## gioco
module gioco(
	i_ani_stb,														 
	i_clk,															 
	i_rst,															 
	i_animate,														 
	i_dx, 															 
	i_sx,																 
	i_start,															 
	o_x1_pal, o_x2_pal,											 
	o_y1_pal, o_y2_pal,
	o_x1_nav, o_x2_nav,											 
	o_y1_nav, o_y2_nav,
	bri1,bri2,bri3,bri4,bri5,bri6,bri7,bri8,bri9,bri10, 
	ok, ko,															 
	ff_life															 
);
Size in the first run: roughly 77 flip-flops, ~100 I/O pins.
Settings: LEC_CHECK=0, CAP_MARGIN=20, CORE_MARGIN=2, CORE_UTILIZATION=72, CTS_CLUSTER_SIZE=35, PLACE_DENSITY_LB_ADDON=0.28, SLEW_MARGIN=35; clock period 16.2 ns.
run.sh (not shown) runs the stock make flow with config.mk's settings and CLKGATE_MAP_FILE=.
The baseline never finished: it broke off in 5_1_grt with GRT-0232.
==> next run, changes <==
Settings changed: CORE_UTILIZATION 72 to 58, CTS_CLUSTER_SIZE 35 to default, PLACE_DENSITY_LB_ADDON 0.28 to default, SLEW_MARGIN 35 to 20.
Clock period 16.2 ns to 12.0 ns, I/O delays scaled along.
Result:
- The new run completed, yet does not pass: negative setup slack
- synthesized cell count stays the same
- die size increases by a quarter to a third
- area after synthesis does not change
==> next run, changes <==
Settings changed: CTS_CLUSTER_DIAMETER from default to 167, CTS_CLUSTER_SIZE from default to 100.
Clock period 12.0 ns to 24.0 ns, I/O delays scaled along.
Outcome: With this change the flow completed without violations. Area after synthesis does not change. Flip-flop count stays the same. Die area stays the same. Core utilization decreases by 20 points. Final area decreases by 23%.

* * *

Starting RTL as in the previous note.
Design gioco, start of the top module:
module gioco(
	i_ani_stb,														 
	i_clk,															 
	i_rst,															 
	i_animate,														 
	i_dx, 															 
	i_sx,																 
	i_start,															 
	o_x1_pal, o_x2_pal,											 
	o_y1_pal, o_y2_pal,
	o_x1_nav, o_x2_nav,											 
	o_y1_nav, o_y2_nav,
	bri1,bri2,bri3,bri4,bri5,bri6,bri7,bri8,bri9,bri10, 
	ok, ko,															 
	ff_life															 
);
input i_ani_stb, i_clk, i_rst, i_animate, i_dx, i_sx, i_start;
output [9:0] o_x1_pal, o_x2_pal, o_y1_pal, o_y2_pal, o_x1_nav, o_x2_nav, o_y1_nav, o_y2_nav;
output reg bri1,bri2,bri3,bri4,bri5,bri6,bri7,bri8,bri9,bri10;
output reg ok,ko;												
output [1:0] ff_life;
wire ff_bri1, ff_bri2, ff_bri3, ff_bri4,ff_bri5, ff_bri6, ff_bri7, ff_bri8,ff_bri9, ff_bri10;
wire [9:0] ff_x_nav,ff_y_nav,ff_x_pal,ff_y_pal;	
wire ff_x_dirpal,ff_y_dirpal;							
wire [3:0] ff_brick;
wire [1:0] ff_red1,ff_red2,ff_red3,ff_red4;
wire [1:0] ff_blue5,ff_blue6,ff_blue7;
parameter H_SIZE_BRI = 10'd 32;					 
parameter L_SIZE_BRI = 10'd 10; 					 
parameter H_SIZE_NAV = 10'd 32; 					 
parameter L_SIZE_NAV = 10'd 3;  					 
parameter IX_NAV = 10'd 320;						 
parameter IY_NAV = 10'd 470;						 
parameter D_WIDTH = 10'd 640; 				 	 
parameter D_HEIGHT = 10'd 480;					 
parameter H_SIZE_PAL = 10'd 2;					 
parameter IX_PAL = 10'd 320;						 
parameter IY_PAL = 10'd 460;						 
parameter VITE = 2'd 3;								 
  ...
clock: 16.2 ns
lec_check: 0
cap_margin: 20
core_margin: 2
core_utilization: 72
cts_cluster_diameter: 228
cts_cluster_size: 36
setup_slack_margin: 0.96
slew_margin: 20
The first run never finished: it broke off in global routing, error GRT-0232.
Rerun with:
Settings changed: CORE_UTILIZATION 72 to 9, CTS_CLUSTER_DIAMETER 228 to not set, CTS_CLUSTER_SIZE 36 to not set, SETUP_SLACK_MARGIN 0.96 to not set.
Clock period 16.2 ns to 30.7 ns, I/O delays scaled along.
Result:
- Now the flow completed without violations
- synthesized area does not change
- die size came out higher to 7.7 times its value
- synthesized cell count does not change
